// PPU
module PPU (
    input clk,
    input rst,
    input i_en,
    input [32-1:0] data_in,
    input [11:0] scaling_factor,
    output logic[6:0] data_out,
    output logic valid,
    output logic [31:0] data_in_out
);
Settings: LEC_CHECK=0, CAP_MARGIN=20, CELL_PAD_IN_SITES_DETAIL_PLACEMENT=1, CORE_ASPECT_RATIO=1.15, CORE_MARGIN=2, CORE_UTILIZATION=40, CTS_CLUSTER_DIAMETER=279, CTS_CLUSTER_SIZE=73, GPL_TIMING_DRIVEN=0, HOLD_SLACK_MARGIN=0.14, MAX_ROUTING_LAYER=met4, MIN_ROUTING_LAYER=met1, PLACE_DENSITY=0.79, SETUP_SLACK_MARGIN=5.0, SLEW_MARGIN=25, TNS_END_PERCENT=65; clock period 205.0 ns.
run.sh (not shown) runs the stock make flow with config.mk's settings and CLKGATE_MAP_FILE=.
The baseline did not get past global routing (5_1_grt), error ODB-0269.
Then changed:
==> flow/config.mk (replaced) <==
export PLATFORM = sky130hd
export DESIGN_NAME = PPU
export DESIGN_NICKNAME = PPU
export VERILOG_FILES = /design/flow/design.v
export SDC_FILE = /design/flow/constraint.sdc
export NUM_CORES = 4
export LEC_CHECK = 0
export CAP_MARGIN = 20
export CORE_MARGIN = 2
export CORE_UTILIZATION = 58
export SLEW_MARGIN = 20
==> flow/constraint.sdc (replaced) <==
create_clock -name core_clock -period 100.0 [get_ports {clk}]
set_input_delay 20.0000 -clock core_clock [delete_from_list [all_inputs] [get_ports {clk}]]
set_output_delay 20.0000 -clock core_clock [all_outputs]
set_load 0.01 [all_outputs]
This time the run finished but fails on negative setup slack.
Synthesized cell count stays the same.
Die area decreases by 31%.
Area after synthesis is unchanged.
Then changed:
--- a/flow/config.mk
+++ b/flow/config.mk
@@ -7,0 +8 @@
+export ABC_AREA = 1
@@ -10 +11,3 @@
-export CORE_UTILIZATION = 58
+export CORE_UTILIZATION = 65
+export CTS_CLUSTER_SIZE = 76
+export HOLD_SLACK_MARGIN = 0.29
==> flow/constraint.sdc (replaced) <==
create_clock -name core_clock -period 61.7 [get_ports {clk}]
set_input_delay 12.3400 -clock core_clock [delete_from_list [all_inputs] [get_ports {clk}]]
set_output_delay 12.3400 -clock core_clock [all_outputs]
set_load 0.01 [all_outputs]
=>
- Now the flow never finished: it broke off in detailed placement (3_5_place_dp)
- area after synthesis went up by about a fifth
- die area went up by a few percent
- synthesized cell count went up by a quarter to a third
Then changed:
--- a/flow/config.mk
+++ b/flow/config.mk
@@ -8 +7,0 @@
-export ABC_AREA = 1
@@ -11,3 +10 @@
-export CORE_UTILIZATION = 65
-export CTS_CLUSTER_SIZE = 76
-export HOLD_SLACK_MARGIN = 0.29
+export CORE_UTILIZATION = 57
@@ -14,0 +12 @@
+export TNS_END_PERCENT = 5
==> flow/constraint.sdc (replaced) <==
create_clock -name core_clock -period 98.5 [get_ports {clk}]
set_input_delay 19.7000 -clock core_clock [delete_from_list [all_inputs] [get_ports {clk}]]
set_output_delay 19.7000 -clock core_clock [all_outputs]
set_load 0.01 [all_outputs]
The changed run completed, yet does not pass: negative setup slack.
Synthesized area went down by 15%.
Die area went down by about 3%.
Synthesized cell count went down by 25%.

========
PPU again, from the RTL that the note above started with.
// PPU
module PPU (
    input clk,
    input rst,
    input i_en,
    input [32-1:0] data_in,
    input [11:0] scaling_factor,
    output logic[6:0] data_out,
    output logic valid,
    output logic [31:0] data_in_out
);
logic [32 - 1:0] relu_out;
logic [32:0] data_shift;
logic [7:0] data_quant;
logic [8:0] data_temp;
always @(*) begin
    relu_out = (data_in[32 - 1])? 32'd0 : data_in;
    /*verilator lint_off WIDTHEXPAND*/
    /*verilator lint_off WIDTHTRUNC*/
    data_shift = ({relu_out, 1'b0} / scaling_factor);
    /*verilator lint_on WIDTHTRUNC*/
    /*verilator lint_on WIDTHEXPAND*/
    data_temp = (data_shift > 127)? 254 : data_shift[8:0] + {8'b0, data_shift[0]};
end
always @(posedge clk) begin
    if(rst) begin
        valid <= 1'd0;
        data_out <= 7'd0;
        data_in_out <= 32'd0;
    end
    else begin
        valid <= i_en;
        data_out <= (i_en)? data_temp[7:1] : 7'd0;
        data_in_out <= data_in;
    end
end
endmodule
make LEC_CHECK=0 CAP_MARGIN=20 CORE_MARGIN=2 CORE_UTILIZATION=65 CTS_CLUSTER_DIAMETER=28 MAX_ROUTING_LAYER=met4 SLEW_MARGIN=20 TNS_END_PERCENT=5 finish   # period 98.5 ns
The starting point failed in global routing (5_1_grt).
Then changed:
- CTS_CLUSTER_DIAMETER: 28 -> not set
- HOLD_SLACK_MARGIN: not set -> -0.09
- MAX_ROUTING_LAYER: met4 -> not set
- clock period: 98.5 -> 101.0 ns (I/O delays scaled with it)
The new run finished with negative setup slack left.
Synthesized area stays the same.
Die size does not change.
Synthesized cell count is unchanged.
Then changed:
- CTS_CLUSTER_DIAMETER: not set -> 30
- HOLD_SLACK_MARGIN: -0.09 -> not set
- MAX_ROUTING_LAYER: not set -> met4
- clock period: 101.0 -> 98.5 ns (I/O delays scaled with it)
The new run never finished: it broke off in global routing (5_1_grt) with GRT-0232.
Area after synthesis stays the same.
Die area does not change.
Synthesized cell count is unchanged.

========
== try-willow ==
The RTL this note starts from:
==> flow/design.v <==
module PPU (
    input clk,
    input rst,
    input i_en,
    input [32-1:0] data_in,
    input [11:0] scaling_factor,
    output logic[6:0] data_out,
    output logic valid,
    output logic [31:0] data_in_out
);
logic [32 - 1:0] relu_out;
logic [32:0] data_shift;
logic [7:0] data_quant;
logic [8:0] data_temp;
always @(*) begin
    relu_out = (data_in[32 - 1])? 32'd0 : data_in;
    /*verilator lint_off WIDTHEXPAND*/
    /*verilator lint_off WIDTHTRUNC*/
    data_shift = ({relu_out, 1'b0} / scaling_factor);
    /*verilator lint_on WIDTHTRUNC*/
    /*verilator lint_on WIDTHEXPAND*/
    data_temp = (data_shift > 127)? 254 : data_shift[8:0] + {8'b0, data_shift[0]};
end
always @(posedge clk) begin
    if(rst) begin
        valid <= 1'd0;
        data_out <= 7'd0;
        data_in_out <= 32'd0;
    end
    else begin
        valid <= i_en;
        data_out <= (i_en)? data_temp[7:1] : 7'd0;
        data_in_out <= data_in;
    end
end
endmodule
clock: 120.0 ns
lec_check: 0
cap_margin: 20
cell_pad_in_sites_global_placement: 2
core_margin: 2
core_utilization: 40
cts_cluster_diameter: 78
cts_cluster_size: 21
gpl_timing_driven: 0
place_density: 0.95
setup_slack_margin: 1.19
slew_margin: 20
Setup changes, try-willow to try-delta
- PLACE_DENSITY removed (was 0.95)
- CTS_CLUSTER_DIAMETER changed from 78 to 99
- TNS_END_PERCENT newly set to 15
Findings:
Each of the runs, namely try-delta and try-willow, reached the end of the flow and came out clean. Compared with try-willow, try-delta shows a higher final non-filler cell total. try-delta vs. try-willow: maximum clock frequency held steady; total global-route track usage grew by 2.5 points; met1 capacity usage during global routing grew by 2.1 points; via count of the first global-routing pass grew by 927.
Edits applied to the flow inputs when going from try-delta to try-nickel:
- CORE_UTILIZATION: 40 -> 8
- SETUP_SLACK_MARGIN: 1.19 -> unset
- GPL_TIMING_DRIVEN: 0 -> unset
- CELL_PAD_IN_SITES_GLOBAL_PLACEMENT: 2 -> unset
- TNS_END_PERCENT: 15 -> unset
- CTS_CLUSTER_DIAMETER: 99 -> unset
- CTS_CLUSTER_SIZE: 21 -> unset
- the clock period (ns, I/O delays scaled along): 120.0 -> 150.0
==> comparison <==
In try-nickel, the worst hold slack came out 6100 ps above the value in try-delta. In try-nickel relative to try-delta, number of standard cells in the layout, taps in and fillers out had gone up by more than half. From try-delta to try-nickel, final antenna-violating net count did not move at all. Relative to try-delta, the chip height of try-nickel is higher by 120%. Routing usage on met1: try-nickel vs try-delta down 30 points.
Relative to try-nickel, the following input files were edited for try-juniper:
- CORE_UTILIZATION changed from 8 to 40
- the clock period (ns, I/O delays scaled along) changed from 150.0 to 120.0
[summary]
When try-juniper is set beside try-nickel, its wire length turns out to be 1300 µm larger.
Post-synth design cell area: try-juniper vs try-nickel identical
try-juniper against try-nickel; via count of the first global-routing pass is up slightly.
diff inputs: try-juniper => try-sierra
- changing SLEW_MARGIN from 20 to 5
- setting GPL_TIMING_DRIVEN to 0 for the first time
- setting CELL_PAD_IN_SITES_DETAIL_PLACEMENT to 2 for the first time
- setting GPL_ROUTABILITY_DRIVEN to 0 for the first time
- changing CAP_MARGIN from 20 to 15
- setting TNS_END_PERCENT to 75 for the first time
- changing CORE_UTILIZATION from 40 to 68
--- outcome ---
try-sierra: it failed with a tool error in 3_5_place_dp, so there are no final results.
try-sierra -> try-juniper: number of enable-type register cells in the synthesized netlist delta 0, exact match
Diff try-sierra..try-juniper | chip area in the Yosys report | unchanged
Per the comparison of try-sierra with try-juniper, area after synthesis ~0 delta, die size lower, number of standard-cell rows in the floorplan now sits lower, core box area went down about 40%.
Edits applied to the flow inputs when going from try-sierra to try-yarrow:
- TNS_END_PERCENT no longer set, was 75
- GPL_ROUTABILITY_DRIVEN no longer set, was 0
- CELL_PAD_IN_SITES_DETAIL_PLACEMENT no longer set, was 2
- CAP_MARGIN now 20, was 15
- GPL_TIMING_DRIVEN no longer set, was 0
- SLEW_MARGIN now 20, was 5
- CELL_PAD_IN_SITES_GLOBAL_PLACEMENT now 2, previously not set
- CTS_CLUSTER_DIAMETER now 377, previously not set
- SETUP_SLACK_MARGIN now 1.19, previously not set
- CTS_CLUSTER_SIZE now 21, previously not set
- CORE_UTILIZATION now 40, was 68
==> comparison <==
try-yarrow has completed all stages; timing, DRC and antenna checks passed.
try-yarrow and try-sierra ended up with nearly the same post-synthesis instance area.
Overall die height, try-yarrow vs try-sierra: up by more than a quarter
Re share of synthesized cell area in and-or and or-and compound cells: no difference whatsoever between try-yarrow and try-sierra.
Changes observed in try-yarrow relative to try-sierra: synthesized chip area reported by yosys ~0 delta; I/O pin count essentially unchanged.
try-yarrow -> try-sierra: count of flip-flops with a built-in enable after synthesis delta 0, exact match
Summary: with try-sierra as the reference, horizontal die dimension in try-yarrow moved up by more than a quarter.
Diff try-sierra -> try-yarrow: number of cells produced by synthesis essentially unchanged; total core area increased about 70%; floorplan-stage core utilization decreased 29 points; chip area increased 68%.

========
## run A
// PPU: RTL as listed in full above, without the edits since
clock: 115.0 ns
lec_check: 0
cap_margin: 20
core_margin: 2
core_utilization: 69
slew_margin: 20
[inputs] run B vs run A
diff --git a/flow/config.mk b/flow/config.mk
--- a/flow/config.mk
+++ b/flow/config.mk
@@ -8,4 +8,5 @@
 export CAP_MARGIN = 20
 export CORE_MARGIN = 2
-export CORE_UTILIZATION = 69
+export CORE_UTILIZATION = 40
+export SETUP_SLACK_MARGIN = 5.0
 export SLEW_MARGIN = 20
Notes after the runs:
- Run B: global router's overall resource usage is 17 points lower than what run A reported.
- [diff] final critical path time including I/O delays and setup, run B relative to run A: improvement
- Compared with run A, in run B final cell count grew by about 11%; wire length of the first global-routing pass shrank by about 0.9%; growth of design area from synthesis to finish grew by 9.9 points; number of filler instances in the final layout grew by 3494.
- Compared with run A, run B shows a setup slack that is 5.54 ns higher.
- [run B] global-route met1 utilization fell 17 points relative to run A
- Buffers inserted during post-CTS setup optimization delta for run B relative to run A: 29 higher
- Looking at wire length on met1, run B sits above run A.
diff inputs: run B => run C
diff --git a/flow/config.mk b/flow/config.mk
--- a/flow/config.mk
+++ b/flow/config.mk
@@ -6,7 +6,9 @@
 export NUM_CORES = 4
 export LEC_CHECK = 0
+export ABC_AREA = 1
 export CAP_MARGIN = 20
 export CORE_MARGIN = 2
-export CORE_UTILIZATION = 40
-export SETUP_SLACK_MARGIN = 5.0
+export CORE_UTILIZATION = 68
+export CTS_CLUSTER_SIZE = 15
+export MAX_ROUTING_LAYER = met4
 export SLEW_MARGIN = 20
==> flow/constraint.sdc <==
create_clock -name core_clock -period 70.9 [get_ports {clk}]
set_input_delay 14.1800 -clock core_clock [delete_from_list [all_inputs] [get_ports {clk}]]
set_output_delay 14.1800 -clock core_clock [all_outputs]
set_load 0.01 [all_outputs]
--- outcome ---
FAIL run C @ 3_5_place_dp: tool exited with error. Run C vs run B, chip area line of the yosys report went up by 0.0042 mm2. In run C the post-synthesis cell count turned out about 34% higher than in run B. Going from run B to run C, core region area shrank by more than a quarter.
For run D, these inputs were changed with respect to run C:
diff --git a/flow/config.mk b/flow/config.mk
--- a/flow/config.mk
+++ b/flow/config.mk
@@ -9,6 +9,8 @@
 export CAP_MARGIN = 20
 export CORE_MARGIN = 2
-export CORE_UTILIZATION = 68
+export CORE_UTILIZATION = 72
 export CTS_CLUSTER_SIZE = 15
 export MAX_ROUTING_LAYER = met4
+export PLACE_DENSITY = 0.35
 export SLEW_MARGIN = 20
+export TNS_END_PERCENT = 5
### Flow results
What ended run D was a tool error in 3_5_place_dp; the run never finished. Run D -> run C: register bit count reported by yosys delta 0, exact match. Comparing run D against run C, there is no change at all in area figure in the yosys stat output. Run D reports a higher initial core utilization than run C does. Run D vs. run C: average cell area after synthesis did not really move; area inside the core boundary down 0.0023 mm2. Relative to run C, routability congestion estimate has increased by about 4.6% in run D. ~same aoi/oai-family share of the synthesized area in run C and run D. The width of the die of run D is lower than that of run C. NOTE number of cell rows run C->run D decreased by a few percent.

========
Setup of alpha:
RTL: the design.v shown in full above, as it stands there.
clock: 120.0 ns
lec_check: 0
cap_margin: 20
core_margin: 2
core_utilization: 68
slew_margin: 5
The final layout from alpha, which completed every stage, passed the timing, design-rule and antenna checks at the end of the flow.
For beta, these inputs were changed with respect to alpha:
Settings: putting CTS_CLUSTER_SIZE at 100 where nothing was set; putting CORE_ASPECT_RATIO at 0.5 where nothing was set; swapping 68 for 40 in CORE_UTILIZATION; putting GPL_TIMING_DRIVEN at 0 where nothing was set; swapping 5 for 20 in SLEW_MARGIN; putting CTS_CLUSTER_DIAMETER at 377 where nothing was set; putting SETUP_SLACK_MARGIN at 1.19 where nothing was set; putting CELL_PAD_IN_SITES_GLOBAL_PLACEMENT at 2 where nothing was set.
Notes after the runs:
- Clock transition at the register clock pins on the worst setup and hold paths after CTS sits lower in beta than in alpha.
- Routability congestion estimate: beta lower than alpha
- Taking alpha as the reference, in beta share of the clock period used by the worst path decreased 1.3 points, detailed-route wire length higher.
Edits applied to the flow inputs when going from beta to gamma:
Settings: CTS_CLUSTER_SIZE: 100 -> unset; CORE_ASPECT_RATIO: 0.5 -> unset; GPL_TIMING_DRIVEN: 0 -> unset; CELL_PAD_IN_SITES_GLOBAL_PLACEMENT: 2 -> unset; SETUP_SLACK_MARGIN: 1.19 -> unset; CTS_CLUSTER_DIAMETER: 377 -> unset; the clock period (ns, I/O delays scaled along): 120.0 -> 115.0.
[summary]
Status | beta and gamma | clean
Going from beta to gamma, hold slack shrinks by 1.02 ns.
In gamma the routed length on met2 turned out 5.4% lower than in beta.
Relative to beta, number of cell rows has increased by 41% in gamma.
Taking beta as the reference, in gamma post-detailed-route via-to-cell ratio now larger, relative max-transition margin -3.4 points.
--- input diff gamma..delta ---
Settings: putting TNS_END_PERCENT at 5 where nothing was set; swapping 40 for 63 in CORE_UTILIZATION; putting HOLD_SLACK_MARGIN at -0.08 where nothing was set; swapping 115.0 for 100.0 in the clock period (ns, I/O delays scaled along).
## What came out
The sole clean run among gamma and delta is gamma.
Comparing die area for gamma and delta, the bigger number came from gamma.
Wire length, gamma and delta: smaller value in gamma
Cell area | delta vs gamma | delta larger
delta vs gamma on post-route setup TNS: delta is the lower one.
Comparing gamma against delta, there is no change at all in count of max-cap constraint violations.
diff inputs: delta => epsilon
Settings: setting MAX_ROUTING_LAYER to met4 for the first time; removing TNS_END_PERCENT (formerly 5).
Notes after the runs:
delta -> epsilon: die area delta 0, exact match
epsilon | ERROR | 5_1_grt
From delta to epsilon the numbers moved as follows: clock sink total level; post-CTS setup buffer count moved up; placeable core region level; mean area per synthesized cell level.
epsilon -> delta: synthesized cell count delta 0, exact match
delta -> epsilon: total CTS buffers delta 0, exact match
